<file path="flow/run.sh">
#!/bin/bash
# the make line also repeats each setting of config.mk as NAME=value (left out here)
make -C /OpenROAD-flow-scripts/flow DESIGN_CONFIG=/design/flow/config.mk WORK_HOME=/design/flow/orfs CLKGATE_MAP_FILE= finish
</file>
<file path="flow/config.mk">
export PLATFORM = sky130hd
export DESIGN_NAME = CannyEdge
export DESIGN_NICKNAME = CannyEdge
export VERILOG_FILES = /design/flow/design.v
export SDC_FILE = /design/flow/constraint.sdc
export NUM_CORES = 4
export LEC_CHECK = 0
export ABC_AREA = 1
export CAP_MARGIN = 20
export CORE_ASPECT_RATIO = 0.53
export CORE_MARGIN = 2
export CORE_UTILIZATION = 72
export CTS_CLUSTER_DIAMETER = 200
export PLACE_DENSITY = 0.42
export SETUP_SLACK_MARGIN = 3.61
export SLEW_MARGIN = 20
</file>
<file path="flow/constraint.sdc">
create_clock -name core_clock -period 12.1 [get_ports {tclk}]
set_input_delay 2.4200 -clock core_clock [delete_from_list [all_inputs] [get_ports {tclk}]]
set_output_delay 2.4200 -clock core_clock [all_outputs]
set_load 0.01 [all_outputs]
</file>
<file path="flow/design.v">
`timescale 1ns/10ps
module CannyEdge(dAddrRegRow, dAddrRegCol, bWE, bCE, InData, OutData,
	OPMode, bOPEnable, dReadReg, dWriteReg,	tclk, rst_b);
	input 	[2:0]				dAddrRegRow, dAddrRegCol;
	input						bWE, bCE;
	input 	[8-1:0] 	InData;
	output	[8-1:0] 	OutData;
	reg		[8-1:0] 	OutData;
	input 	[2:0]				OPMode;
	input 						bOPEnable;
	input 	[3:0]				dReadReg, dWriteReg;
	input						tclk, rst_b;
	reg 	[8-1:0]	regX[0:24];	 
	reg 	[8-1:0]	regY6;		 
	reg 	[8-1:0]	regZ[0:12];	 
	wire	[5:0]			wIdx = dAddrRegRow*3'd5 + dAddrRegCol;	 
	wire	[8-1:0]	gf[0:24];	 
	reg 	[8-1:0]	Out_gf, Out_gradient, Out_direction, Out_bThres;
	parameter		dThresHigh = 15;
	parameter		dThresLow = 10;
	parameter		dWidth = 200;
	parameter		dHeight = 200;
	reg			[14:0]	tpSum;
	reg			[1:0]	IntSignal;
	reg signed [31:0]	Gx, Gy, fGx, fGy;
	reg signed	[1:0]	dx, dy;
	integer	k;
	assign gf[0] =1;  assign gf[1] =3;  assign gf[2] =4;  assign gf[3] =3;  assign gf[4] =1;
	assign gf[5] =3;  assign gf[6] =7;  assign gf[7] =10; assign gf[8] =7;  assign gf[9] =3;
	assign gf[10]=4;  assign gf[11]=10; assign gf[12]=16; assign gf[13]=10; assign gf[14]=4;
	assign gf[15]=3;  assign gf[16]=7;  assign gf[17]=10; assign gf[18]=7;  assign gf[19]=3;
	assign gf[20]=1;  assign gf[21]=3;  assign gf[22]=4;  assign gf[23]=3;  assign gf[24]=1;
	always @(posedge tclk or negedge rst_b)
	begin
		if(!rst_b) begin
			IntSignal <= 2'b00;
		end
		else if(bCE==1'b0 && bWE==1'b0) 
		begin
			if(dWriteReg == 0)
				regX[wIdx] <= InData;
			else if(dWriteReg == 1) begin
				if(wIdx == 6)
					regY6 <= InData;
			end
			else if(dWriteReg == 2) begin
				if(wIdx <= 12)
					regZ[wIdx] <= InData;
			end
		end
		else if(bCE==1'b0 && bWE==1'b1)
		begin
			if(dReadReg == 0)
				OutData <= Out_gf;
			else if(dReadReg == 1)
				OutData <= Out_gradient;
			else if(dReadReg == 2)
				OutData <= Out_direction;
			else if(dReadReg == 3)
				OutData <= Out_gradient;
			else if(dReadReg == 4)
				OutData <= Out_bThres;
			else
				OutData <= OutData;
		end
		else
		begin
			if(bOPEnable==1'b0)
			begin
				if(OPMode == 0)
				begin
					if(IntSignal == 2'b00)	begin
						tpSum <= (gf[0]*regX[0]+gf[1]*regX[1]+gf[2]*regX[2]+gf[3]*regX[3]+gf[4]*regX[4]+gf[5]*regX[5]+gf[6]*regX[6]+gf[7]*regX[7]+gf[8]*regX[8]+gf[9]*regX[9]+gf[10]*regX[10]+gf[11]*regX[11]+gf[12]*regX[12]+gf[13]*regX[13]+gf[14]*regX[14]+gf[15]*regX[15]+gf[16]*regX[16]+gf[17]*regX[17]+gf[18]*regX[18]+gf[19]*regX[19]+gf[20]*regX[20]+gf[21]*regX[21]+gf[22]*regX[22]+gf[23]*regX[23]+gf[24]*regX[24]);
						IntSignal <= 2'b01;
					end
					else if(IntSignal == 2'b01) begin
						Out_gf <= tpSum >> 7;				 
					end
					else begin
						Out_gf <= Out_gf;
						IntSignal <= IntSignal;
					end
				end
				else if(OPMode == 1)
				begin
					if(IntSignal == 2'b00)	begin
						Gx <= -regX[0]-2*regX[5]-regX[10]+regX[2]+2*regX[7]+regX[12];
						Gy <= +regX[0]+2*regX[1]+regX[2]-regX[10]-2*regX[11]-regX[12];
						IntSignal <= 2'b01;
					end
					else if(IntSignal == 2'b01) begin
						if(Gx >= 0 && Gy >= 0)
							Out_gradient <= (Gx+Gy)/8;
						else if(Gx < 0 && Gy >=0)
							Out_gradient <= (-Gx+Gy)/8;
						else if(Gx >= 0 && Gy < 0)
							Out_gradient <= (Gx-Gy)/8;
						else if(Gx < 0 && Gy < 0)
							Out_gradient <= (-Gx-Gy)/8;
						else
							Out_gradient <= Out_gradient;
						IntSignal <= 2'b10;
					end	
					else if(IntSignal == 2'b10) begin
						if(Gy < 0)
						begin
							fGx <= -Gx;
							fGy <= -Gy;
						end
						else
						begin
							fGx <= Gx;
							fGy <= Gy;
						end
						IntSignal <= 2'b11;
					end
					else if(IntSignal == 2'b11) begin
						if(fGx >=0)
						begin
							if(fGy <= fGx>>1)  
								Out_direction <= 0;
							else if(fGy > fGx>>1 && fGy <= fGx*25/10)  
								Out_direction <= 45;
							else if(fGy > fGx*25/10)
								Out_direction <= 90;
							else
								Out_direction <= Out_direction;
						end
						else  
						begin
							if(fGy <= -fGx>>1)
								Out_direction <= 0;
							else if(fGy > -fGx>>1 && fGy <= -fGx*25/10)
								Out_direction <= 135;
							else if(fGy > -fGx*25/10)
								Out_direction <= 90;
							else
								Out_direction <= Out_direction;
						end
						IntSignal <= IntSignal;
					end
				end
				else if(OPMode == 2)
				begin
					if(IntSignal == 2'b00) begin
						if(regY6 == 0) begin
							dx <= 1;
							dy <= 0;
						end
						else if(regY6 == 45) begin
							dx <= -1;
							dy <= 1;
						end
						else if(regY6 == 90) begin
							dx <= 0;
							dy <= 1;
						end
						else if(regY6 == 135) begin
							dx <= 1;
							dy <= 1;
						end
						else begin
							dx <= 0; 
							dy <= 0; 
						end
						IntSignal <= 2'b01;
					end
					else if(IntSignal == 2'b01) begin
						if(regX[6] < regX[6-5*dy-dx] | regX[6] < regX[6+5*dy+dx])
							regX[6] <= 0;
						IntSignal <= IntSignal;
						Out_gradient <= regX[6];
					end
				end
				else if(OPMode == 3)
				begin
					if(IntSignal == 2'b00) begin
						if(regY6 == 0) begin
							dx <= 1;
							dy <= 0;
						end
						else if(regY6 == 45) begin
							dx <= -1;
							dy <= 1;
						end
						else if(regY6 == 90) begin
							dx <= 0;
							dy <= 1;
						end
						else if(regY6 == 135) begin
							dx <= 1;
							dy <= 1;
						end
						else begin
							dx <= 0; 
							dy <= 0; 
						end
						IntSignal <= 2'b01;
					end	
					else if(IntSignal == 2'b01) begin
						if(regX[6] >= dThresHigh)		 
							Out_bThres <= 1;
						else if(regX[6] <= dThresLow)	 
							Out_bThres <= 0;
						else							 
						begin
							if(regX[6-5*dy-dx] >= dThresHigh || regX[6+5*dy+dx] >= dThresHigh)
								Out_bThres <= 1;
							else if(regZ[6-5*dy-dx] == 1 || regZ[6+5*dy+dx] == 1)
								Out_bThres <= 1;
							else
								Out_bThres <= 0;
						end
						IntSignal <= IntSignal;
					end
				end
			end	
			else  
				IntSignal <= 2'b00;
		end  
	end
endmodule
</file>
==> results.yml, run 1 <==
# flow metrics
yosys:
  yosys-top-cells-count: "1420 x inv_1, 1177 x nand2_1, 667 x ha_1"
  syn_inst: 7208
  ff_type: "edfxtp_1"
  postSynthNetCount: 8323
  edf_count: 467
  logic_family: "adder cells"
  async_flop_share_pct: 0.847
  ys_sh_mux_pct: 0
  yosysChipArea_mm2: 0.0595
  ys_cells: 7208
  synthAoiAreaFrac_pct: 9.37
  synthTopCellsByArea: "edfxtp_1 24%, fa_1 14%, ha_1 14%, inv_1 9.0%, nand2_1 7.4%"
  syn_avg_cell_area_um2: 8.25
  adder_share_pct: 28.1
  ys_sh_xor_pct: 4.54
  synthesis.area_mm2: 0.0595
  simple_gate_area_share_pct: 23.9
  synth_top_cell_by_area: "edfxtp_1"
  top_cell: "inv_1"
  yosysSeqAreaShare_pct: 23.8
  top_cell_area_share_pct: 23.6
  ys_types: 91
  ys_ff: 472
  yosys_warnings: 3
clock_network:
  cts_buffers: 45
  cts.sinks: 472
  cts_buffer_depth: 3
  clock-root-buffer: "clkbuf_16"
  cts_hold_repair.buffers: 0
  htree_levels: 2
floorplan:
  ios: 38
  core_mm2: 0.0815
  die_y_um: 213
  fp.dieW_um: 399
  die_area_mm2: 0.0851
  rows: 76
  initial_utilization_pct: 73.0
grt:
  gr-total-overflow: 362
  grtUsageTotal_pct: 75.1
place:
  preCtsSetupSlack_ns: -6.82
  routabilityCongestion: 1.32
  dp_hpwl_um: 206000
  port_buffers: 37
outcome:
  lastStage: "global routing (5_1_grt)"
  first-error: "[ERROR GRT-0116] Global routing finished with congestion. Check the congestion regions in the DRC Viewer."
  run_status: "aborted with a tool error"
per-stage QoR:
| step | std cells | utilization, % | hold slack, ns | instance area [um2] |
|---|---|---|---|---|
| after floorplan | 7208 | - | 0.400 | 60300 |
| after CTS | 9272 | 87.9 | 0.439 | 71700 |
| after detailed placement | 9057 | 83.0 | 0.421 | 67600 |
| after global placement | 9057 | 82.9 | 0.404 | 67600 |
routing by layer:
layer,track usage [%],overflow
met4,51.7,88
met3,66.0,82
met1,82.6,65
met2,86.6,118
met5,50.6,9
repair_timing:
item                                    in CTS
pin swaps                                  146
gates resized                              326
endpoints found under the setup margin      12
buffers inserted                           132
==> run 2: changes to the inputs <==
CORE_ASPECT_RATIO = default   (was 0.53)
CORE_UTILIZATION = 69   (was 72)
CTS_CLUSTER_DIAMETER = default   (was 200)
PLACE_DENSITY = default   (was 0.42)
SETUP_SLACK_MARGIN = default   (was 3.61)
clock period = 16.2 ns   (was 12.1 ns; I/O delays follow)
==> results.yml, run 2 <==
# flow metrics
clock_network:
  clock-root-buffer: "clkbuf_16"
  cts_buffers: 51
  cts_buffer_depth: 3
  htree_levels: 2
  cts.sinks: 472
  cts_hold_repair.buffers: 0
yosys:
  yosys_warnings: 3
  ys_cells: 7208
  logic_family: "adder cells"
  async_flop_share_pct: 0.847
  adder_share_pct: 28.1
  top_cell: "inv_1"
  postSynthNetCount: 8323
  top_cell_area_share_pct: 23.6
  ff_type: "edfxtp_1"
  ys_types: 91
  synthesis.area_mm2: 0.0595
  synthAoiAreaFrac_pct: 9.37
  syn_avg_cell_area_um2: 8.25
  yosys-top-cells-count: "1420 x inv_1, 1177 x nand2_1, 667 x ha_1"
  edf_count: 467
  ys_sh_mux_pct: 0
  yosysChipArea_mm2: 0.0595
  ys_sh_xor_pct: 4.54
  synth_top_cell_by_area: "edfxtp_1"
  synthTopCellsByArea: "edfxtp_1 24%, fa_1 14%, ha_1 14%, inv_1 9.0%, nand2_1 7.4%"
  syn_inst: 7208
  simple_gate_area_share_pct: 23.9
  ys_ff: 472
  yosysSeqAreaShare_pct: 23.8
outcome:
  run_status: "aborted with a tool error"
  lastStage: "global routing (5_1_grt)"
  first-error: "[ERROR GRT-0232] Routing congestion too high. Check the congestion heatmap in the GUI."
place:
  placed_cell_area_mm2: 0.0669
  dp_hpwl_um: 178000
  routabilityCongestion: 1.17
  port_buffers: 37
floorplan:
  rows: 107
  die_y_um: 298
  core_mm2: 0.0853
  fp.dieW_um: 298
  die_area_mm2: 0.0886
  ios: 38
  initial_utilization_pct: 69.8
grt:
  grtUsageTotal_pct: 88.4
  gr-total-overflow: 2138
run 2: repair_timing:
action                                  4_1_cts
buffers inserted                            104
cloned                                        0
resized                                     298
endpoints found under the setup margin        6
pin swaps                                   203
run 2: stage by stage:
| stage | power [mW] | hold WS, ns | util, % | setup slack [ns] | std cells |
|---|---|---|---|---|---|
| 4_1_cts | 13.2 | 0.421 | 83.2 | -1.72 | 9232 |
| 3_5_place_dp | 11.1 | 0.405 | 78.5 | -2.02 | 9034 |
| 3_3_place_gp | 10.8 | 0.401 | 78.5 | -1.16 | 9031 |
| 2_1_floorplan | 7.48 | 0.400 | - | -0.648 | 7208 |
run 2: per-layer routing:
layer	GRT overflow	track usage, %
met5	26	55.4
met4	482	87.6
met3	172	77.1
met2	1254	103
met1	204	86.7
==> run 3: changes to the inputs <==
CORE_UTILIZATION = 72   (was 69)
CTS_CLUSTER_DIAMETER = 382   (was default)
CTS_CLUSTER_SIZE = 98   (was default)
clock period = 13.3 ns   (was 16.2 ns; I/O delays follow)
==> results.yml, run 3 <==
# flow metrics
yosys:
  ys_cells: 7208
  synth_top_cell_by_area: "edfxtp_1"
  syn_inst: 7208
  yosysSeqAreaShare_pct: 23.8
  syn_avg_cell_area_um2: 8.25
  ys_sh_xor_pct: 4.54
  ys_sh_mux_pct: 0
  top_cell: "inv_1"
  top_cell_area_share_pct: 23.6
  yosys-top-cells-count: "1420 x inv_1, 1177 x nand2_1, 667 x ha_1"
  yosys_warnings: 3
  simple_gate_area_share_pct: 23.9
  ff_type: "edfxtp_1"
  logic_family: "adder cells"
  edf_count: 467
  ys_ff: 472
  postSynthNetCount: 8323
  async_flop_share_pct: 0.847
  synthesis.area_mm2: 0.0595
  adder_share_pct: 28.1
  yosysChipArea_mm2: 0.0595
  synthTopCellsByArea: "edfxtp_1 24%, fa_1 14%, ha_1 14%, inv_1 9.0%, nand2_1 7.4%"
  synthAoiAreaFrac_pct: 9.37
  ys_types: 91
clock_network:
  cts_buffer_depth: 3
  cts.sinks: 472
  clock-root-buffer: "clkbuf_16"
  htree_levels: 1
  cts_hold_repair.buffers: 0
  cts_buffers: 8
outcome:
  lastStage: "global routing (5_1_grt)"
  first-error: "[ERROR GRT-0116] Global routing finished with congestion. Check the congestion regions in the DRC Viewer."
  run_status: "aborted with a tool error"
place:
  dp.cells: 8972
  dp_hpwl_um: 179000
  placed_cell_area_mm2: 0.0671
  port_buffers: 37
  routabilityCongestion: 1.16
grt:
  gr-total-overflow: 15
  grtUsageTotal_pct: 61.2
floorplan:
  die_y_um: 291
  rows: 105
  fp.dieW_um: 291
  ios: 38
  initial_utilization_pct: 72.6
  die_area_mm2: 0.0850
  core_mm2: 0.0820
## run 3: per-layer routing
| metal | GRT overflow | track usage [%] |
|---|---|---|
| met1 | 0 | 62.5 |
| met2 | 4 | 86.4 |
| met3 | 1 | 34.1 |
| met4 | 10 | 60.4 |
| met5 | 0 | 7.54 |
## run 3: through the flow
step | total power [mW] | setup slack (ns) | utilization, %
2_1_floorplan | 9.21 | -3.55 | -
3_3_place_gp | 12.9 | -3.89 | 81.8
3_5_place_dp | 13.3 | -4.75 | 81.8
4_1_cts | 14.6 | -4.36 | 84.6
## run 3: timing repair
action | CTS
resized | 244
endpoints found under the setup margin | 6
hold endpoints to repair | 0
pin swaps | 152
setup buffers | 99
==> run 4: changes to the inputs <==
CAP_MARGIN = 5   (was 20)
CORE_UTILIZATION = 70   (was 72)
CTS_CLUSTER_DIAMETER = default   (was 382)
CTS_CLUSTER_SIZE = 74   (was 98)
MAX_ROUTING_LAYER = met4   (was default)
SETUP_SLACK_MARGIN = -1.12   (was default)
TNS_END_PERCENT = 80   (was default)
clock period = 16.7 ns   (was 13.3 ns; I/O delays follow)
==> results.yml, run 4 <==
# flow metrics
grt:
  grtUsageTotal_pct: 59.4
  gr-total-overflow: 12
floorplan:
  core_mm2: 0.0840
  initial_utilization_pct: 70.9
  die_y_um: 296
  ios: 38
  fp.dieW_um: 296
  rows: 106
  die_area_mm2: 0.0873
clock_network:
  clock-root-buffer: "clkbuf_16"
  htree_levels: 2
  cts_buffer_depth: 3
  cts_buffers: 51
  cts.sinks: 472
  cts_hold_repair.buffers: 0
outcome:
  lastStage: "global routing (5_1_grt)"
  run_status: "aborted with a tool error"
  first-error: "[ERROR GRT-0116] Global routing finished with congestion. Check the congestion regions in the DRC Viewer."
yosys:
  logic_family: "adder cells"
  ys_types: 91
  simple_gate_area_share_pct: 23.9
  ys_cells: 7208
  syn_avg_cell_area_um2: 8.25
  ys_sh_mux_pct: 0
  synthAoiAreaFrac_pct: 9.37
  top_cell: "inv_1"
  yosysSeqAreaShare_pct: 23.8
  syn_inst: 7208
  top_cell_area_share_pct: 23.6
  yosys-top-cells-count: "1420 x inv_1, 1177 x nand2_1, 667 x ha_1"
  synthesis.area_mm2: 0.0595
  synth_top_cell_by_area: "edfxtp_1"
  ys_sh_xor_pct: 4.54
  ys_ff: 472
  ff_type: "edfxtp_1"
  edf_count: 467
  yosys_warnings: 3
  yosysChipArea_mm2: 0.0595
  async_flop_share_pct: 0.847
  synthTopCellsByArea: "edfxtp_1 24%, fa_1 14%, ha_1 14%, inv_1 9.0%, nand2_1 7.4%"
  postSynthNetCount: 8323
  adder_share_pct: 28.1
place:
  dp.cells: 8979
  preCtsSetupSlack_ns: -2.06
  port_buffers: 37
  placed_cell_area_mm2: 0.0659
  routabilityCongestion: 1.18
  dp_hpwl_um: 177000
[run 4: routing by layer]
metal / GRT usage [%] / GRT overflow
met1: 60.1 / 0
met2: 83.4 / 6
met3: 30.5 / 1
met4: 53.6 / 5
met5: - / -
[run 4: repair_timing]
| item | CTS |
|---|---|
| cloned | 0 |
| endpoints found under the hold margin | 0 |
| resized | 243 |
| setup endpoints to repair | 6 |
| buffers inserted | 48 |
| pin swaps | 102 |
==> run 5: changes to the inputs <==
CAP_MARGIN = 20   (was 5)
CORE_UTILIZATION = 72   (was 70)
CTS_CLUSTER_DIAMETER = 400   (was default)
CTS_CLUSTER_SIZE = 96   (was 74)
MAX_ROUTING_LAYER = default   (was met4)
PLACE_DENSITY = 0.42   (was default)
SETUP_SLACK_MARGIN = default   (was -1.12)
TNS_END_PERCENT = default   (was 80)
clock period = 13.1 ns   (was 16.7 ns; I/O delays follow)
==> results.yml, run 5 <==
# flow metrics
place:
  dp_hpwl_um: 180000
  routabilityCongestion: 1.16
  dp.cells: 8978
  port_buffers: 37
  placed_cell_area_mm2: 0.0671
outcome:
  lastStage: "global routing (5_1_grt)"
  first-error: "[ERROR GRT-0232] Routing congestion too high. Check the congestion heatmap in the GUI."
  run_status: "aborted with a tool error"
yosys:
  adder_share_pct: 28.1
  yosys-top-cells-count: "1420 x inv_1, 1177 x nand2_1, 667 x ha_1"
  synthTopCellsByArea: "edfxtp_1 24%, fa_1 14%, ha_1 14%, inv_1 9.0%, nand2_1 7.4%"
  syn_avg_cell_area_um2: 8.25
  ys_sh_xor_pct: 4.54
  ys_types: 91
  simple_gate_area_share_pct: 23.9
  ff_type: "edfxtp_1"
  top_cell_area_share_pct: 23.6
  synthesis.area_mm2: 0.0595
  yosysSeqAreaShare_pct: 23.8
  synthAoiAreaFrac_pct: 9.37
  yosysChipArea_mm2: 0.0595
  ys_cells: 7208
  postSynthNetCount: 8323
  top_cell: "inv_1"
  synth_top_cell_by_area: "edfxtp_1"
  ys_ff: 472
  yosys_warnings: 3
  edf_count: 467
  syn_inst: 7208
  ys_sh_mux_pct: 0
  logic_family: "adder cells"
  async_flop_share_pct: 0.847
floorplan:
  ios: 38
  initial_utilization_pct: 72.6
  rows: 105
  fp.dieW_um: 291
  core_mm2: 0.0820
  die_area_mm2: 0.0850
  die_y_um: 291
clock_network:
  htree_levels: 1
  clock-root-buffer: "clkbuf_16"
  cts_buffer_depth: 3
  cts_buffers: 8
  cts.sinks: 472
grt:
  gr-total-overflow: 446
  grtUsageTotal_pct: 75.0
## run 5: stage by stage
| stage | setup slack, ns | utilization (%) |
|---|---|---|
| after CTS | -4.51 | 83.9 |
| after detailed placement | -5.05 | 81.9 |
| after global placement | -4.13 | 81.9 |
| after floorplan | -3.75 | - |
## run 5: repair_timing
action                     4_1_cts
resized                        198
hold buffers                     0
buffers inserted                61
pin swaps                      104
setup endpoints to repair        6
## run 5: routing by layer
layer / overflow / global-route usage [%]
met5: 3 / 26.5
met4: 167 / 73.8
met3: 12 / 58.1
met2: 258 / 93.9
met1: 6 / 74.7
==> run 6: changes to the inputs <==
CORE_ASPECT_RATIO = 1.16   (was default)
CORE_UTILIZATION = 26   (was 72)
CTS_CLUSTER_DIAMETER = 100   (was 400)
CTS_CLUSTER_SIZE = 92   (was 96)
GPL_ROUTABILITY_DRIVEN = 0   (was default)
GPL_TIMING_DRIVEN = 0   (was default)
MAX_ROUTING_LAYER = met4   (was default)
MIN_ROUTING_LAYER = met2   (was default)
PLACE_DENSITY = default   (was 0.42)
SETUP_SLACK_MARGIN = 5.0   (was default)
SLEW_MARGIN = 25   (was 20)
clock period = 32.8 ns   (was 13.1 ns; I/O delays follow)
==> results.yml, run 6 <==
# flow metrics
place:
  port_buffers: 37
  dp_hpwl_um: 165000
  preCtsSetupSlack_ns: 10.90
yosys:
  postSynthNetCount: 8323
  async_flop_share_pct: 0.847
  adder_share_pct: 28.1
  synthAoiAreaFrac_pct: 9.37
  top_cell_area_share_pct: 23.6
  synthTopCellsByArea: "edfxtp_1 24%, fa_1 14%, ha_1 14%, inv_1 9.0%, nand2_1 7.4%"
  yosysChipArea_mm2: 0.0595
  ys_sh_mux_pct: 0
  simple_gate_area_share_pct: 23.9
  ys_ff: 472
  syn_avg_cell_area_um2: 8.25
  yosysSeqAreaShare_pct: 23.8
  ff_type: "edfxtp_1"
  edf_count: 467
  synthesis.area_mm2: 0.0595
  ys_sh_xor_pct: 4.54
  yosys_warnings: 3
  synth_top_cell_by_area: "edfxtp_1"
  top_cell: "inv_1"
  logic_family: "adder cells"
  syn_inst: 7208
  yosys-top-cells-count: "1420 x inv_1, 1177 x nand2_1, 667 x ha_1"
  ys_cells: 7208
  ys_types: 91
floorplan:
  fp.dieW_um: 448
  initial_utilization_pct: 26.1
  core_mm2: 0.228
  rows: 189
  die_area_mm2: 0.233
  ios: 38
  die_y_um: 519
outcome:
  run_status: "aborted with a tool error"
  first-error: "[ERROR GRT-0116] Global routing finished with congestion. Check the congestion regions in the DRC Viewer."
  lastStage: "global routing (5_1_grt)"
clock_network:
  cts_buffer_depth: 3
  post_cts_buffers: 0
  clock-root-buffer: "clkbuf_16"
  cts_hold_repair.buffers: 0
  cts-resized-gates: 0
  cts.sinks: 472
  cts_buffers: 26
  htree_levels: 1
grt:
  grtUsageTotal_pct: 31.4
  gr-total-overflow: 5
## run 6: routing by layer
layer	track usage [%]	overflow
met4	17.3	1
met3	35.6	3
met5	-	-
met2	34.7	1
met1	-	-
## run 6: per-stage QoR
| stage | cell area [um2] | util, % | instances |
|---|---|---|---|
| after global placement | 63700 | 27.9 | 10301 |
| after CTS | 65300 | 28.6 | 10375 |
| after detailed placement | 64000 | 28.1 | 10327 |
| after floorplan | 59500 | - | 7208 |
==> run 7: changes to the inputs <==
ABC_AREA = default   (was 1)
CORE_UTILIZATION = 57   (was 26)
CTS_CLUSTER_DIAMETER = 318   (was 100)
CTS_CLUSTER_SIZE = default   (was 92)
GPL_ROUTABILITY_DRIVEN = default   (was 0)
GPL_TIMING_DRIVEN = default   (was 0)
MAX_ROUTING_LAYER = default   (was met4)
MIN_ROUTING_LAYER = met1   (was met2)
PLACE_DENSITY_LB_ADDON = 0.02   (was default)
SETUP_SLACK_MARGIN = default   (was 5.0)
SLEW_MARGIN = 20   (was 25)
TNS_END_PERCENT = 5   (was default)
clock period = 14.3 ns   (was 32.8 ns; I/O delays follow)
==> results.yml, run 7 <==
# flow metrics
grt:
  antenna_found_initial: 6
  gr-total-overflow: 0
  grtUsageTotal_pct: 41.6
  grt_pass1_vias: 60123
  grt_pass1_wl_um: 358000
  grt_max_degree: 78
yosys:
  synthAoiAreaFrac_pct: 19.6
  synthesis.area_mm2: 0.0623
  yosysChipArea_mm2: 0.0623
  postSynthNetCount: 7777
  syn_inst: 6662
  synthTopCellsByArea: "edfxtp_1 23%, fa_1 13%, ha_1 13%, xnor2_1 4.6%, inv_1 4.6%"
  yosys_warnings: 3
  top_cell: "inv_1"
  logic_family: "adder cells"
  yosys-top-cells-count: "758 x inv_1, 667 x ha_1, 501 x nor2_1"
  ys_sh_mux_pct: 1.75
  syn_avg_cell_area_um2: 9.36
  ff_type: "edfxtp_1"
  edf_count: 467
  ys_sh_xor_pct: 6.49
  ys_cells: 6662
  yosysSeqAreaShare_pct: 22.7
  ys_types: 172
  ys_ff: 472
  adder_share_pct: 26.9
  async_flop_share_pct: 0.847
  simple_gate_area_share_pct: 15.4
  synth_top_cell_by_area: "edfxtp_1"
  top_cell_area_share_pct: 22.5
floorplan:
  fp.dieW_um: 311
  initial_utilization_pct: 57.5
  ios: 38
  core_mm2: 0.108
  rows: 130
  die_y_um: 360
  die_area_mm2: 0.112
final_timing:
  worst_slew_pin_slew_ns: 1.20
  fmax_mhz: 54.2
  timing.final.hold_violations: 0
  skew_ns: 0.0391
  timing.final.crit_period_ns: 18.45
  setup_viol_count_final: 6
  rsz0062_at_grt: "true"
  worst_slack_ns: -4.15
  fin_crit_sh_pct: 129
  slew_headroom_pct: 19.5
  slew_viol_final: 0
setup_path:
  path_common_cell: "buf_4"
  arrival_ns: 18.82
  required_ns: 14.67
  crit_start: "fGx[0]"
  endpoint: "Out_direction[2]"
  critical_path_depth: 82
  rrSetupSlack_ns: -4.15
  crit_type: "register to register"
  cp_slowest_cell: "or4_4"
  crit_path_max_incr_delay_ns: 0.55
  start_kind: "register"
  path_buffers: 17
  r2r_end: "Out_direction[2]"
  cp_top_family: "AND-OR/OR-AND gates"
  rr_worst_depth: 82
  cp_max_fo: 10
  endpoint_kind: "register"
  r2r_start: "fGx[0]"
power_and_ir_drop:
  p_per_area_mw_per_mm2: 67.9
  top_power_group: "combinational cells"
  power.share.switching_pct: 36.5
  internal-power_mw: 3.30
  switchingPower_mw: 1.89
  pwr-share-seq_pct: 29.7
  clkPwrFrac_pct: 26.9
  peakVddDrop_mv: 0.113
  comb_power_mw: 2.25
  p_seq_mw: 1.54
  power_leakage_nw: 33.4
  clk-power_mw: 1.40
  p_comb_share_pct: 43.4
min_path:
  holdPathStages: 0
  worstHoldEndpoint: "Out_gf[5]"
  min_path_type: "register to register"
  min_from: "tpSum[12]"
outcome:
  run_status: "complete, but fails checks"
  violatedChecks: "setup timing"
place:
  port_buffers: 37
  dp_hpwl_um: 192000
  routabilityCongestion: 1.08
  placed_cell_area_mm2: 0.0733
  preCtsSetupSlack_ns: -4.62
drt:
  viasPerCell: 6.42
  drt_wl_total_um: 239000
  detail_route.wl_per_cell_um: 25.5
  initialDrtViolationCount: 7090
  first_pass_iters: 12
  via_count: 60339
  drc: 0
  ant_nets: 0
clock_network:
  cts_buffers: 52
  clock-root-buffer: "clkbuf_16"
  cts.sinks: 472
  htree_levels: 2
  cts_buffer_depth: 3
  insertion_delay_ns: 0.65
  cts_tree: "built"
  path_clk_slew_ns: 0.07
cells_and_area:
  n_fill_cell: 8491
  utilization_pct: 70.6
  postLayoutCellArea_mm2: 0.0765
  nets: 9013
  syn_to_final_growth_pct: 22.7
run:
  log.warning_count: 142
  drv_cap: 0
run 7: final cells by class:
class | instances | area, um2 | share of cell area [%]
well taps | 1452 | 1820 | 2.38
multi-input cells | 5216 | 45200 | 59.1
diodes | 1 | 2.50 | 0.00327
flip-flops and latches | 472 | 14100 | 18.5
repair buffers | 1398 | 10700 | 14.0
clock inverters | 36 | 403 | 0.527
inverters | 758 | 2850 | 3.72
clock buffers | 61 | 1350 | 1.76
run 7: through the flow:
stage	cells	TNS [ns]	power (mW)	hold WS (ns)
3_3_place_gp	9253	-24.94	3.61	0.403
5_1_grt	9393	-28.35	5.39	0.427
4_1_cts	9371	-22.27	5.07	0.421
2_1_floorplan	6662	-17.45	2.81	0.400
6_report	9394	-23.69	5.19	0.424
3_5_place_dp	9253	-26.00	3.64	0.407
run 7: layer usage:
layer / vias to the layer above / part of all wire (%) / GRT usage [%]
li1: 26792 / - / -
met1: 29032 / 38 / 52.8
met2: 3581 / 45 / 66.2
met3: 928 / 11 / 9.07
met4: 6 / 7.0 / 22.6
met5: - / 0.017 / 0
run 7: timing repair:
action | CTS | global route
pin swaps | 33 | 55
cloned | 0 | 0
resized | 102 | 114
buffers inserted | 21 | 22
hold buffers | 0 | 0
endpoints found under the setup margin | 6 | 6
==> run 8: changes to the inputs <==
CORE_UTILIZATION = 72   (was 57)
CTS_CLUSTER_DIAMETER = default   (was 318)
PLACE_DENSITY_LB_ADDON = 0.18   (was 0.02)
SETUP_SLACK_MARGIN = 5.0   (was default)
TNS_END_PERCENT = default   (was 5)
clock period = 18.3 ns   (was 14.3 ns; I/O delays follow)
==> results.yml, run 8 <==
# flow metrics
yosys:
  synth_top_cell_by_area: "edfxtp_1"
  syn_inst: 6662
  ys_types: 172
  ys_ff: 472
  ff_type: "edfxtp_1"
  logic_family: "adder cells"
  syn_avg_cell_area_um2: 9.36
  synthesis.area_mm2: 0.0623
  postSynthNetCount: 7777
  simple_gate_area_share_pct: 15.4
  adder_share_pct: 26.9
  yosys_warnings: 3
  async_flop_share_pct: 0.847
  yosysSeqAreaShare_pct: 22.7
  synthTopCellsByArea: "edfxtp_1 23%, fa_1 13%, ha_1 13%, xnor2_1 4.6%, inv_1 4.6%"
  yosysChipArea_mm2: 0.0623
  ys_cells: 6662
  ys_sh_mux_pct: 1.75
  synthAoiAreaFrac_pct: 19.6
  yosys-top-cells-count: "758 x inv_1, 667 x ha_1, 501 x nor2_1"
  ys_sh_xor_pct: 6.49
  top_cell: "inv_1"
  top_cell_area_share_pct: 22.5
  edf_count: 467
floorplan:
  die_y_um: 321
  fp.dieW_um: 277
  core_mm2: 0.0861
  rows: 116
  initial_utilization_pct: 72.4
  ios: 38
  die_area_mm2: 0.0889
grt:
  gr-total-overflow: 792
  grtUsageTotal_pct: 86.3
clock_network:
  htree_levels: 2
  cts_buffer_depth: 3
  cts_buffers: 51
  cts.sinks: 472
  clock-root-buffer: "clkbuf_16"
place:
  dp_hpwl_um: 180000
  routabilityCongestion: 1.20
  dp.cells: 8346
  port_buffers: 37
outcome:
  first-error: "[ERROR GRT-0232] Routing congestion too high. Check the congestion heatmap in the GUI."
  run_status: "aborted with a tool error"
  lastStage: "global routing (5_1_grt)"
run 8: what timing repair did:
action | 4_1_cts
hold buffers | 0
setup buffers | 164
endpoints found under the setup margin | 6
cloned | 2
resized | 419
pin swaps | 219
run 8: through the flow:
step                power, mW  utilization [%]  setup slack, ns  instance area [um2]  hold WS, ns
detailed placement       2.81             80.2           -0.451                69000        0.410
floorplan                2.22                -            0.905                63100        0.400
CTS                      4.15             86.2            0.523                74200        0.427
global placement         2.76             80.2          -0.0827                69000        0.405
run 8: metal layers:
metal  global-route usage (%)  overflow
met5                     62.5        15
met4                     82.0       248
met3                     77.6        79
met2                     97.3       366
met1                     86.4        84
==> run 9: changes to the inputs <==
CORE_ASPECT_RATIO = default   (was 1.16)
CORE_UTILIZATION = 27   (was 72)
MIN_ROUTING_LAYER = default   (was met1)
PLACE_DENSITY_LB_ADDON = default   (was 0.18)
SETUP_SLACK_MARGIN = default   (was 5.0)
clock period = 23.6 ns   (was 18.3 ns; I/O delays follow)
==> results.yml, run 9 <==
# flow metrics
grt:
  gr-total-overflow: 0
  grt_max_degree: 75
  grtUsageTotal_pct: 18.4
  grt_pass1_wl_um: 336000
  antenna_found_initial: 7
  grt_pass1_vias: 52676
power_and_ir_drop:
  top_power_group: "combinational cells"
  peakVddDrop_mv: 0.0587
  power.share.switching_pct: 37.4
  p_comb_share_pct: 37.2
  p_seq_mw: 0.934
  fin_total_pwr_mw: 2.87
  p_per_area_mw_per_mm2: 42.2
  clkPwrFrac_pct: 30.2
  pwr-share-seq_pct: 32.6
  switchingPower_mw: 1.07
  comb_power_mw: 1.07
  internal-power_mw: 1.80
  power_leakage_nw: 27.2
  clk-power_mw: 0.867
drt:
  ant_nets: 0
  via_count: 53736
  drt_wl_total_um: 224000
  drc: 0
  first_pass_iters: 8
  detail_route.wl_per_cell_um: 23.0
  initialDrtViolationCount: 6555
  viasPerCell: 5.53
floorplan:
  die_y_um: 484
  ios: 38
  rows: 176
  fp.dieW_um: 484
  core_mm2: 0.230
  die_area_mm2: 0.235
  initial_utilization_pct: 27.1
setup_path:
  rr_worst_depth: 68
  crit_path_max_incr_delay_ns: 0.85
  path_buffers: 2
  start_kind: "register"
  r2r_start: "fGx[0]"
  critical_path_depth: 68
  cp_slowest_cell: "xnor2_1"
  crit_start: "fGx[0]"
  cp_max_fo: 15
  required_ns: 24.00
  endpoint_kind: "register"
  crit_type: "register to register"
  cp_top_family: "AND-OR/OR-AND gates"
  rrSetupSlack_ns: 1.78
  arrival_ns: 22.22
  r2r_end: "Out_direction[2]"
  path_common_cell: "ha_1"
  endpoint: "Out_direction[2]"
run:
  log.warning_count: 139
  drv_cap: 0
min_path:
  worstHoldEndpoint: "Out_gf[7]"
  min_from: "tpSum[14]"
  holdPathStages: 0
  min_path_type: "register to register"
clock_network:
  path_clk_slew_ns: 0.06
  cts_hold_repair.buffers: 0
  clock-root-buffer: "clkbuf_16"
  cts.sinks: 472
  cts_tree: "built"
  cts_buffer_depth: 3
  insertion_delay_ns: 0.68
  cts_buffers: 53
  htree_levels: 2
yosys:
  ff_type: "edfxtp_1"
  logic_family: "adder cells"
  ys_types: 172
  synthesis.area_mm2: 0.0623
  top_cell_area_share_pct: 22.5
  synth_top_cell_by_area: "edfxtp_1"
  simple_gate_area_share_pct: 15.4
  yosysSeqAreaShare_pct: 22.7
  ys_ff: 472
  edf_count: 467
  async_flop_share_pct: 0.847
  adder_share_pct: 26.9
  top_cell: "inv_1"
  ys_sh_mux_pct: 1.75
  syn_inst: 6662
  yosys-top-cells-count: "758 x inv_1, 667 x ha_1, 501 x nor2_1"
  ys_cells: 6662
  ys_sh_xor_pct: 6.49
  yosys_warnings: 3
  yosysChipArea_mm2: 0.0623
  syn_avg_cell_area_um2: 9.36
  synthTopCellsByArea: "edfxtp_1 23%, fa_1 13%, ha_1 13%, xnor2_1 4.6%, inv_1 4.6%"
  synthAoiAreaFrac_pct: 19.6
  postSynthNetCount: 7777
final_timing:
  fmax_mhz: 45.8
  rsz0062_at_grt: "false"
  tns_ns: 0
  worst_slack_ns: 1.78
  whs_ns: 0.420
  worst_slew_pin_slew_ns: 1.21
  fin_crit_sh_pct: 92.4
  setup_viol_count_final: 0
  timing.final.hold_violations: 0
  timing.final.crit_period_ns: 21.82
  skew_ns: 0.0334
  slew_viol_final: 0
  slew_headroom_pct: 19.2
cells_and_area:
  fin_cells: 9723
  regArea_mm2: 0.0141
  utilization_pct: 29.6
  logic_area_mm2: 0.0441
  syn_to_final_growth_pct: 8.96
  nets: 7769
  postLayoutCellArea_mm2: 0.0679
  n_fill_cell: 23995
place:
  port_buffers: 37
  dp.cells: 9625
  routabilityCongestion: 0.990
  preCtsSetupSlack_ns: 0.543
  dp_hpwl_um: 177000
  placed_cell_area_mm2: 0.0660
outcome:
  run_status: "no timing/DRC/antenna violations"
run 9: final cells by class:
type / instances / share of cell area (%)
clock buffers: 60 / 1.99
well taps: 3026 / 5.58
multi-input cells: 5216 / 65.0
repair buffers: 153 / 1.83
clock inverters: 36 / 0.591
flip-flops and latches: 472 / 20.8
diodes: 2 / 0.00737
inverters: 758 / 4.19
run 9: metal layers:
layer / GRT usage [%] / share of wire [%] / vias up
li1: - / - / 24277
met3: 3.03 / 8.2 / 554
met4: 6.49 / 4.2 / 2
met5: 0 / 0.0058 / -
met2: 28.4 / 44 / 2359
met1: 25.8 / 44 / 26544
run 9: what timing repair did:
item	4_1_cts	5_1_grt
setup endpoints to repair	0	4
resized	0	17
setup buffers	0	0
==> run 10: changes to the inputs <==
CORE_ASPECT_RATIO = 1.16   (was default)
CORE_UTILIZATION = 65   (was 27)
MIN_ROUTING_LAYER = met1   (was default)
SETUP_SLACK_MARGIN = -0.47   (was default)
clock period = 15.5 ns   (was 23.6 ns; I/O delays follow)
==> results.yml, run 10 <==
# flow metrics
outcome:
  run_status: "complete, but fails checks"
  violatedChecks: "setup timing"
final_timing:
  fmax_mhz: 51.5
  rsz0062_at_grt: "true"
  skew_ns: 0.0594
  whs_ns: 0.402
  slew_viol_final: 0
  tns_ns: -20.30
  timing.final.crit_period_ns: 19.43
  fin_crit_sh_pct: 125
  setup_viol_count_final: 6
  timing.final.hold_violations: 0
  slew_headroom_pct: 7.60
  worst_slew_pin_slew_ns: 1.38
  worst_slack_ns: -3.93
drt:
  initialDrtViolationCount: 10492
  via_count: 65351
  detail_route.wl_per_cell_um: 28.8
  ant_nets: 0
  drt_wl_total_um: 265000
  first_pass_iters: 12
  viasPerCell: 7.11
  drc: 0
setup_path:
  crit_path_max_incr_delay_ns: 0.67
  crit_type: "register to register"
  required_ns: 15.91
  cp_top_family: "AND-OR/OR-AND gates"
  rrSetupSlack_ns: -3.93
  start_kind: "register"
  arrival_ns: 19.84
  path_buffers: 18
  endpoint_kind: "register"
  r2r_start: "fGx[0]"
  critical_path_depth: 86
  crit_start: "fGx[0]"
  cp_slowest_cell: "o211ai_2"
  r2r_end: "Out_direction[2]"
  cp_max_fo: 10
  endpoint: "Out_direction[2]"
  path_common_cell: "buf_4"
  rr_worst_depth: 86
power_and_ir_drop:
  switchingPower_mw: 1.94
  internal-power_mw: 3.10
  power_leakage_nw: 33.9
  peakVddDrop_mv: 0.105
  p_comb_share_pct: 46.8
  fin_total_pwr_mw: 5.04
  p_per_area_mw_per_mm2: 64.4
  clkPwrFrac_pct: 25.0
  p_seq_mw: 1.42
  comb_power_mw: 2.36
  pwr-share-seq_pct: 28.2
  top_power_group: "combinational cells"
  power.share.switching_pct: 38.5
  clk-power_mw: 1.26
cells_and_area:
  logic_area_mm2: 0.0472
  n_fill_cell: 5576
  postLayoutCellArea_mm2: 0.0782
  fin_cells: 9187
  nets: 9021
  syn_to_final_growth_pct: 25.5
  regArea_mm2: 0.0141
  utilization_pct: 82.1
min_path:
  holdPathStages: 0
  min_from: "tpSum[9]"
  worstHoldEndpoint: "Out_gf[2]"
  min_path_type: "register to register"
grt:
  grtUsageTotal_pct: 51.1
  grt_pass1_wl_um: 383000
  antenna_found_initial: 8
  grt_pass1_vias: 65290
  gr-total-overflow: 0
  grt_max_degree: 78
clock_network:
  htree_levels: 2
  cts_tree: "built"
  path_clk_slew_ns: 0.07
  cts_buffers: 48
  insertion_delay_ns: 0.67
  cts_buffer_depth: 3
  clock-root-buffer: "clkbuf_16"
  cts.sinks: 472
floorplan:
  core_mm2: 0.0953
  initial_utilization_pct: 65.4
  die_y_um: 338
  fp.dieW_um: 292
  die_area_mm2: 0.0984
  rows: 122
  ios: 38
place:
  dp.cells: 8957
  routabilityCongestion: 1.12
  dp_hpwl_um: 195000
  placed_cell_area_mm2: 0.0729
  preCtsSetupSlack_ns: -3.35
  port_buffers: 37
yosys:
  logic_family: "adder cells"
  synthesis.area_mm2: 0.0623
  yosys_warnings: 3
  syn_inst: 6662
  adder_share_pct: 26.9
  ys_cells: 6662
  ys_types: 172
  synthAoiAreaFrac_pct: 19.6
  yosysChipArea_mm2: 0.0623
  top_cell_area_share_pct: 22.5
  ys_sh_mux_pct: 1.75
  syn_avg_cell_area_um2: 9.36
  edf_count: 467
  ys_sh_xor_pct: 6.49
  yosysSeqAreaShare_pct: 22.7
  synth_top_cell_by_area: "edfxtp_1"
  simple_gate_area_share_pct: 15.4
  synthTopCellsByArea: "edfxtp_1 23%, fa_1 13%, ha_1 13%, xnor2_1 4.6%, inv_1 4.6%"
  ys_ff: 472
  yosys-top-cells-count: "758 x inv_1, 667 x ha_1, 501 x nor2_1"
  async_flop_share_pct: 0.847
  top_cell: "inv_1"
  ff_type: "edfxtp_1"
  postSynthNetCount: 7777
run:
  log.warning_count: 144
  drv_cap: 0
run 10: layout make-up:
| cell class | instances | share of cell area, % |
|---|---|---|
| multi-input combinational | 5218 | 60.4 |
| sequential | 472 | 18.1 |
| timing repair buffer | 1408 | 13.8 |
| inverter | 758 | 3.64 |
| tap | 1240 | 1.98 |
| clock buffer | 55 | 1.58 |
| clock inverter | 31 | 0.477 |
| antenna | 5 | 0.0160 |
run 10: what timing repair did:
item	in CTS	in global routing
endpoints found under the setup margin	6	6
hold buffers	0	0
hold endpoints to repair	0	0
gates cloned	3	0
buffers inserted	79	61
gates resized	271	226
pin swaps	129	113
run 10: routing by layer:
| metal | global-route usage, % | up-vias | wire (um) |
|---|---|---|---|
| met5 | 0.878 | - | 186 |
| met3 | 17.1 | 2230 | 37600 |
| met1 | 56.9 | 30483 | 84000 |
| met2 | 80.4 | 5818 | 113000 |
| li1 | - | 26806 | - |
| met4 | 40.6 | 14 | 29600 |
==> run 11: changes to the inputs <==
CORE_ASPECT_RATIO = default   (was 1.16)
CORE_UTILIZATION = 70   (was 65)
MIN_ROUTING_LAYER = default   (was met1)
SETUP_SLACK_MARGIN = -1.13   (was -0.47)
clock period = 16.5 ns   (was 15.5 ns; I/O delays follow)
==> results.yml, run 11 <==
# flow metrics
outcome:
  run_status: "aborted with a tool error"
  lastStage: "global routing (5_1_grt)"
  first-error: "[ERROR GRT-0232] Routing congestion too high. Check the congestion heatmap in the GUI."
yosys:
  syn_inst: 6662
  synthTopCellsByArea: "edfxtp_1 23%, fa_1 13%, ha_1 13%, xnor2_1 4.6%, inv_1 4.6%"
  synthesis.area_mm2: 0.0623
  synth_top_cell_by_area: "edfxtp_1"
  yosys-top-cells-count: "758 x inv_1, 667 x ha_1, 501 x nor2_1"
  simple_gate_area_share_pct: 15.4
  ys_sh_mux_pct: 1.75
  logic_family: "adder cells"
  ys_types: 172
  postSynthNetCount: 7777
  top_cell_area_share_pct: 22.5
  ys_cells: 6662
  ys_sh_xor_pct: 6.49
  syn_avg_cell_area_um2: 9.36
  yosysChipArea_mm2: 0.0623
  yosysSeqAreaShare_pct: 22.7
  edf_count: 467
  async_flop_share_pct: 0.847
  yosys_warnings: 3
  ys_ff: 472
  adder_share_pct: 26.9
  top_cell: "inv_1"
  ff_type: "edfxtp_1"
  synthAoiAreaFrac_pct: 19.6
grt:
  gr-total-overflow: 4
  grtUsageTotal_pct: 62.7
place:
  routabilityCongestion: 1.13
  dp_hpwl_um: 190000
  preCtsSetupSlack_ns: -2.15
  port_buffers: 37
  placed_cell_area_mm2: 0.0715
  dp.cells: 8803
floorplan:
  core_mm2: 0.0884
  die_area_mm2: 0.0914
  rows: 109
  ios: 38
  initial_utilization_pct: 70.5
  die_y_um: 302
  fp.dieW_um: 302
clock_network:
  clock-root-buffer: "clkbuf_16"
  cts.sinks: 472
  cts_buffers: 48
  htree_levels: 2
  cts_buffer_depth: 3
  cts_hold_repair.buffers: 0
## run 11: routing by layer
metal	GRT overflow	GRT usage (%)
met1	0	66.2
met2	0	83.6
met3	0	41.8
met4	4	54.8
met5	0	10.8
## run 11: stage by stage
stage	hold WS [ns]	TNS [ns]	power [mW]
after detailed placement	0.409	-12.01	3.13
after global placement	0.402	-9.26	3.06
after floorplan	0.400	-5.58	2.42
after CTS	0.423	-8.69	4.35
## run 11: timing repair
action | in CTS
resized | 178
setup buffers | 39
setup endpoints to repair | 6
gates cloned | 2
pin swaps | 52
hold endpoints to repair | 0
==> run 12: changes to the inputs <==
CORE_UTILIZATION = 40   (was 70)
SETUP_SLACK_MARGIN = default   (was -1.13)
clock period = 19.6 ns   (was 16.5 ns; I/O delays follow)
==> results.yml, run 12 <==
# flow metrics
yosys:
  syn_inst: 6662
  synthesis.area_mm2: 0.0623
  top_cell: "inv_1"
  synthAoiAreaFrac_pct: 19.6
  yosys-top-cells-count: "758 x inv_1, 667 x ha_1, 501 x nor2_1"
  ff_type: "edfxtp_1"
  adder_share_pct: 26.9
  async_flop_share_pct: 0.847
  simple_gate_area_share_pct: 15.4
  synthTopCellsByArea: "edfxtp_1 23%, fa_1 13%, ha_1 13%, xnor2_1 4.6%, inv_1 4.6%"
  yosysChipArea_mm2: 0.0623
  edf_count: 467
  yosysSeqAreaShare_pct: 22.7
  ys_sh_mux_pct: 1.75
  top_cell_area_share_pct: 22.5
  ys_cells: 6662
  syn_avg_cell_area_um2: 9.36
  yosys_warnings: 3
  postSynthNetCount: 7777
  ys_types: 172
  ys_ff: 472
  ys_sh_xor_pct: 6.49
  logic_family: "adder cells"
  synth_top_cell_by_area: "edfxtp_1"
setup_path:
  r2r_start: "fGx[0]"
  path_buffers: 15
  crit_start: "fGx[0]"
  endpoint: "Out_direction[2]"
  rr_worst_depth: 84
  arrival_ns: 19.08
  crit_type: "register to register"
  cp_top_family: "AND-OR/OR-AND gates"
  required_ns: 19.98
  cp_max_fo: 9
  endpoint_kind: "register"
  rrSetupSlack_ns: 0.89
  path_common_cell: "buf_4"
  crit_path_max_incr_delay_ns: 0.54
  r2r_end: "Out_direction[2]"
  critical_path_depth: 84
  cp_slowest_cell: "or4b_4"
  start_kind: "register"
run:
  drv_cap: 0
  log.warning_count: 139
cells_and_area:
  fin_cells: 9057
  logic_area_mm2: 0.0451
  regArea_mm2: 0.0141
  nets: 8082
  n_fill_cell: 14818
  postLayoutCellArea_mm2: 0.0700
  syn_to_final_growth_pct: 12.3
power_and_ir_drop:
  p_seq_mw: 1.12
  p_per_area_mw_per_mm2: 51.9
  comb_power_mw: 1.48
  power_leakage_nw: 28.9
  p_comb_share_pct: 40.8
  clk-power_mw: 1.03
  peakVddDrop_mv: 0.0709
  fin_total_pwr_mw: 3.63
  top_power_group: "combinational cells"
  clkPwrFrac_pct: 28.3
  switchingPower_mw: 1.34
  internal-power_mw: 2.30
  pwr-share-seq_pct: 30.9
  power.share.switching_pct: 36.8
grt:
  grt_pass1_wl_um: 337000
  grt_pass1_vias: 54122
  gr-total-overflow: 0
  busiest_layer: "met2"
  grt_max_degree: 76
  antenna_found_initial: 0
  use_met2_pct: 47.0
  grt_use_met1_pct: 35.0
  grtUsageTotal_pct: 27.8
  grt_use_met3_pct: 4.27
clock_network:
  insertion_delay_ns: 0.66
  cts_buffer_depth: 3
  path_clk_slew_ns: 0.06
  clock-root-buffer: "clkbuf_16"
  cts_buffers: 53
  cts_tree: "built"
  cts_hold_repair.buffers: 0
  htree_levels: 2
  cts.sinks: 472
place:
  dp.cells: 8907
  port_buffers: 37
  dp_hpwl_um: 182000
  placed_cell_area_mm2: 0.0667
  routabilityCongestion: 1.05
  preCtsSetupSlack_ns: 0.0900
final_timing:
  worst_slew_pin_slew_ns: 1.27
  slew_headroom_pct: 14.9
  worst_slack_ns: 0.895
  fmax_mhz: 53.5
  setup_viol_count_final: 0
  timing.final.hold_violations: 0
  fin_crit_sh_pct: 95.4
  timing.final.crit_period_ns: 18.71
  slew_viol_final: 0
  skew_ns: 0.0430
drt:
  ant_nets: 0
  drc: 0
  first_pass_iters: 9
  viasPerCell: 6.03
  initialDrtViolationCount: 5429
  via_count: 54569
  drt_wl_total_um: 227000
  detail_route.wl_per_cell_um: 25.1
floorplan:
  die_area_mm2: 0.159
  die_y_um: 399
  initial_utilization_pct: 40.4
  core_mm2: 0.154
  fp.dieW_um: 399
  rows: 144
  ios: 38
min_path:
  holdPathStages: 0
  worstHoldEndpoint: "Out_gf[6]"
  min_from: "tpSum[13]"
  min_path_type: "register to register"
outcome:
  run_status: "no timing/DRC/antenna violations"
[run 12: layout make-up]
| type | instances | share of cell area [%] |
|---|---|---|
| multi-input combinational | 5221 | 64.4 |
| sequential | 472 | 20.2 |
| tap | 2044 | 3.65 |
| clock buffer | 61 | 1.94 |
| inverter | 758 | 4.07 |
| antenna | 2 | 0.00715 |
| clock inverter | 38 | 0.583 |
| timing repair buffer | 461 | 5.10 |
[run 12: what timing repair did]
item	in CTS	in global routing
resized	1	240
pin swaps	0	67
endpoints found under the setup margin	1	6
buffers inserted	0	43
cloned	0	6
hold endpoints to repair	0	0
[run 12: through the flow]
stage          hold slack, ns  TNS, ns  utilization, %
5_1_grt                 0.437   -0.236            45.3
3_5_place_dp            0.410        0            43.2
4_1_cts                 0.424        0            44.3
2_1_floorplan           0.400        0               -
3_3_place_gp            0.407        0            43.2
6_report                0.422        0            45.3
[run 12: layer usage]
metal  wire [um]  part of all wire, %
met5           0                    0
met2      108000                   47
met1       92100                   41
met3       15300                  6.8
met4       11900                  5.3
==> run 13: changes to the inputs <==
CORE_ASPECT_RATIO = 0.91   (was default)
CORE_UTILIZATION = 72   (was 40)
CTS_CLUSTER_SIZE = 100   (was default)
PLACE_DENSITY = 0.8   (was default)
TNS_END_PERCENT = 40   (was default)
clock period = 31.9 ns   (was 19.6 ns; I/O delays follow)
==> results.yml, run 13 <==
# flow metrics
drt:
  initialDrtViolationCount: 11802
  drc: 0
  first_pass_iters: 17
  drt_wl_total_um: 237000
  viasPerCell: 7.59
  via_count: 59726
  ant_nets: 0
  detail_route.wl_per_cell_um: 30.2
final_timing:
  tns_ns: 0
  fin_crit_sh_pct: 70.4
  slew_viol_final: 0
  slew_headroom_pct: 16.3
  whs_ns: 0.419
  skew_ns: 0.0894
  timing.final.hold_violations: 0
  worst_slew_pin_slew_ns: 1.25
  rsz0062_at_grt: "false"
  timing.final.crit_period_ns: 22.47
  fmax_mhz: 44.5
  setup_viol_count_final: 0
clock_network:
  htree_levels: 2
  clock-root-buffer: "clkbuf_16"
  cts_buffers: 51
  path_clk_slew_ns: 0.09
  cts-resized-gates: 0
  insertion_delay_ns: 0.70
  cts_buffer_depth: 3
  cts_hold_repair.buffers: 0
  cts.sinks: 472
  cts_tree: "built"
  post_cts_buffers: 0
place:
  port_buffers: 37
  routabilityCongestion: 1.11
  dp_hpwl_um: 175000
  dp.cells: 7754
floorplan:
  die_area_mm2: 0.0889
  rows: 102
  initial_utilization_pct: 73.0
  core_mm2: 0.0854
  ios: 38
  fp.dieW_um: 312
  die_y_um: 285
yosys:
  async_flop_share_pct: 0.847
  synthesis.area_mm2: 0.0623
  logic_family: "adder cells"
  ys_cells: 6662
  yosys-top-cells-count: "758 x inv_1, 667 x ha_1, 501 x nor2_1"
  simple_gate_area_share_pct: 15.4
  yosysChipArea_mm2: 0.0623
  synthAoiAreaFrac_pct: 19.6
  synth_top_cell_by_area: "edfxtp_1"
  ys_sh_xor_pct: 6.49
  synthTopCellsByArea: "edfxtp_1 23%, fa_1 13%, ha_1 13%, xnor2_1 4.6%, inv_1 4.6%"
  syn_inst: 6662
  ys_ff: 472
  yosysSeqAreaShare_pct: 22.7
  top_cell: "inv_1"
  edf_count: 467
  adder_share_pct: 26.9
  yosys_warnings: 3
  top_cell_area_share_pct: 22.5
  syn_avg_cell_area_um2: 9.36
  ff_type: "edfxtp_1"
  ys_types: 172
  postSynthNetCount: 7777
  ys_sh_mux_pct: 1.75
setup_path:
  crit_path_max_incr_delay_ns: 1.02
  path_common_cell: "ha_1"
  cp_slowest_cell: "a311oi_1"
  required_ns: 32.33
  start_kind: "register"
  endpoint: "Out_direction[2]"
  rr_worst_depth: 72
  arrival_ns: 22.89
  crit_type: "register to register"
  r2r_end: "Out_direction[2]"
  cp_top_family: "AND-OR/OR-AND gates"
  rrSetupSlack_ns: 9.43
  critical_path_depth: 72
  crit_start: "fGx[0]"
  r2r_start: "fGx[0]"
  path_buffers: 4
  cp_max_fo: 20
  endpoint_kind: "register"
power_and_ir_drop:
  power_leakage_nw: 27.2
  clk-power_mw: 0.684
  p_seq_mw: 0.691
  fin_total_pwr_mw: 2.23
  p_comb_share_pct: 38.3
  top_power_group: "combinational cells"
  power.share.switching_pct: 39.8
  p_per_area_mw_per_mm2: 34.0
  internal-power_mw: 1.34
  peakVddDrop_mv: 0.0546
  clkPwrFrac_pct: 30.7
  pwr-share-seq_pct: 31.0
  comb_power_mw: 0.855
  switchingPower_mw: 0.889
cells_and_area:
  nets: 7779
  logic_area_mm2: 0.0439
  regArea_mm2: 0.0141
  fin_cells: 7872
  syn_to_final_growth_pct: 5.21
  n_fill_cell: 5444
min_path:
  min_path_type: "register to register"
  worstHoldEndpoint: "Out_gf[1]"
  min_from: "tpSum[8]"
  holdPathStages: 0
grt:
  grt_max_degree: 78
  gr-total-overflow: 0
  grt_pass1_wl_um: 350000
  antenna_found_initial: 28
  grtUsageTotal_pct: 51.6
  grt_pass1_vias: 56940
run:
  drv_cap: 0
  log.warning_count: 140
outcome:
  run_status: "no timing/DRC/antenna violations"
-- run 13: routing by layer --
layer / vias to the layer above / share of wire (%) / global-route usage (%)
met5: - / 0.12 / 4.00
met4: 27 / 7.6 / 26.7
met3: 1582 / 18 / 22.8
met2: 5879 / 40 / 72.2
met1: 27911 / 35 / 66.8
li1: 24327 / - / -
-- run 13: final cells by class --
class	instances	share of cell area [%]
multi-input cells	5216	67.0
flip-flops and latches	472	21.6
inverters	758	4.34
well taps	1144	2.18
repair buffers	165	2.03
clock buffers	59	2.01
clock inverters	36	0.769
diodes	22	0.0840
-- run 13: metrics by stage --
stage | worst slack [ns] | util [%] | area, um2
floorplan | 13.74 | - | 62300
global placement | 10.55 | 74.6 | 63700
detailed placement | 9.98 | 74.6 | 63700
CTS | 9.96 | 76.7 | 65500
global route | 7.88 | 76.8 | 65500
finish | 9.43 | 76.8 | 65600
==> run 14: changes to the inputs <==
CORE_ASPECT_RATIO = default   (was 0.91)
CORE_MARGIN = 5   (was 2)
CORE_UTILIZATION = 15   (was 72)
CTS_CLUSTER_SIZE = default   (was 100)
GPL_ROUTABILITY_DRIVEN = 1   (was default)
MIN_ROUTING_LAYER = met1   (was default)
PLACE_DENSITY = default   (was 0.8)
PLACE_DENSITY_LB_ADDON = 0.07   (was default)
TNS_END_PERCENT = 95   (was 40)
clock period = 36.5 ns   (was 31.9 ns; I/O delays follow)
==> results.yml, run 14 <==
# flow metrics
outcome:
  run_status: "no timing/DRC/antenna violations"
yosys:
  ys_ff: 472
  simple_gate_area_share_pct: 15.4
  yosys_warnings: 3
  ys_types: 172
  synthTopCellsByArea: "edfxtp_1 23%, fa_1 13%, ha_1 13%, xnor2_1 4.6%, inv_1 4.6%"
  adder_share_pct: 26.9
  ys_cells: 6662
  top_cell_area_share_pct: 22.5
  async_flop_share_pct: 0.847
  yosys-top-cells-count: "758 x inv_1, 667 x ha_1, 501 x nor2_1"
  ys_sh_xor_pct: 6.49
  synth_top_cell_by_area: "edfxtp_1"
  ff_type: "edfxtp_1"
  postSynthNetCount: 7777
  synthAoiAreaFrac_pct: 19.6
  ys_sh_mux_pct: 1.75
  edf_count: 467
  syn_avg_cell_area_um2: 9.36
  top_cell: "inv_1"
  synthesis.area_mm2: 0.0623
  logic_family: "adder cells"
  yosysChipArea_mm2: 0.0623
  yosysSeqAreaShare_pct: 22.7
  syn_inst: 6662
drt:
  via_count: 52494
  ant_nets: 0
  drc: 0
  detail_route.wl_per_cell_um: 25.0
  initialDrtViolationCount: 3908
  viasPerCell: 4.28
  first_pass_iters: 5
  drt_wl_total_um: 306000
clock_network:
  cts_buffer_depth: 3
  path_clk_slew_ns: 0.06
  cts-resized-gates: 0
  cts.sinks: 472
  cts_hold_repair.buffers: 0
  insertion_delay_ns: 0.70
  cts_tree: "built"
  clock-root-buffer: "clkbuf_16"
  post_cts_buffers: 0
  htree_levels: 3
  cts_buffers: 67
setup_path:
  cp_slowest_cell: "a2111oi_2"
  endpoint: "Out_direction[2]"
  crit_start: "fGx[6]"
  required_ns: 36.92
  rr_worst_depth: 71
  r2r_start: "fGx[6]"
  start_kind: "register"
  rrSetupSlack_ns: 11.79
  arrival_ns: 25.14
  path_common_cell: "ha_1"
  cp_top_family: "AND-OR/OR-AND gates"
  r2r_end: "Out_direction[2]"
  critical_path_depth: 71
  cp_max_fo: 20
  path_buffers: 5
  endpoint_kind: "register"
  crit_type: "register to register"
  crit_path_max_incr_delay_ns: 0.95
power_and_ir_drop:
  comb_power_mw: 0.707
  p_per_area_mw_per_mm2: 28.2
  clkPwrFrac_pct: 35.3
  power.share.switching_pct: 38.0
  p_seq_mw: 0.604
  peakVddDrop_mv: 0.0342
  fin_total_pwr_mw: 2.03
  clk-power_mw: 0.715
  switchingPower_mw: 0.769
  power_leakage_nw: 27.7
  top_power_group: "clock"
  p_comb_share_pct: 34.9
  pwr-share-seq_pct: 29.8
  internal-power_mw: 1.26
floorplan:
  ios: 38
  initial_utilization_pct: 15.1
  rows: 236
  die_y_um: 655
  die_area_mm2: 0.429
  fp.dieW_um: 655
  core_mm2: 0.414
run:
  drv_cap: 0
  log.warning_count: 139
grt:
  grtUsageTotal_pct: 13.9
  gr-total-overflow: 0
  grt_pass1_wl_um: 429000
  grt_pass1_vias: 53904
  antenna_found_initial: 28
  grt_max_degree: 54
cells_and_area:
  nets: 7838
  postLayoutCellArea_mm2: 0.0719
  syn_to_final_growth_pct: 15.4
min_path:
  min_path_type: "register to register"
  min_from: "tpSum[11]"
  holdPathStages: 0
  worstHoldEndpoint: "Out_gf[4]"
final_timing:
  rsz0062_at_grt: "false"
  skew_ns: 0.0822
  setup_viol_count_final: 0
  slew_headroom_pct: 17.3
  fmax_mhz: 40.5
  fin_crit_sh_pct: 67.7
  timing.final.hold_violations: 0
  worst_slew_pin_slew_ns: 1.23
  whs_ns: 0.424
  tns_ns: 0
  timing.final.crit_period_ns: 24.71
  slew_viol_final: 0
place:
  port_buffers: 37
  dp_hpwl_um: 248000
  placed_cell_area_mm2: 0.0695
  routabilityCongestion: 0.827
[run 14: layer usage]
layer | vias up | wire length, um | global-route usage [%]
met3 | 214 | 9500 | 1.01
li1 | 24444 | - | -
met4 | 0 | 4940 | 2.29
met1 | 26643 | 157000 | 21.0
met5 | - | 0 | 0
met2 | 1193 | 134000 | 21.7
[run 14: layout make-up]
type / instances / area, um2
Fill cell: 46060 / 342000
Multi-Input combinational cell: 5216 / 44100
Sequential cell: 472 / 14100
Tap cell: 5474 / 6850
Inverter: 758 / 2850
Clock buffer: 80 / 1730
Timing Repair Buffer: 208 / 1620
Clock inverter: 42 / 611
Antenna cell: 2 / 5.00
[run 14: stage by stage]
step           util [%]  instances  setup slack, ns
6_report           17.4      12252            11.79
3_5_place_dp       16.8      12126            11.73
4_1_cts            17.4      12248            11.64
3_3_place_gp       16.8      12125            11.15
5_1_grt            17.4      12251             9.83
2_1_floorplan         -       6662            18.34
Power is estimated from default activity; no workload was simulated.
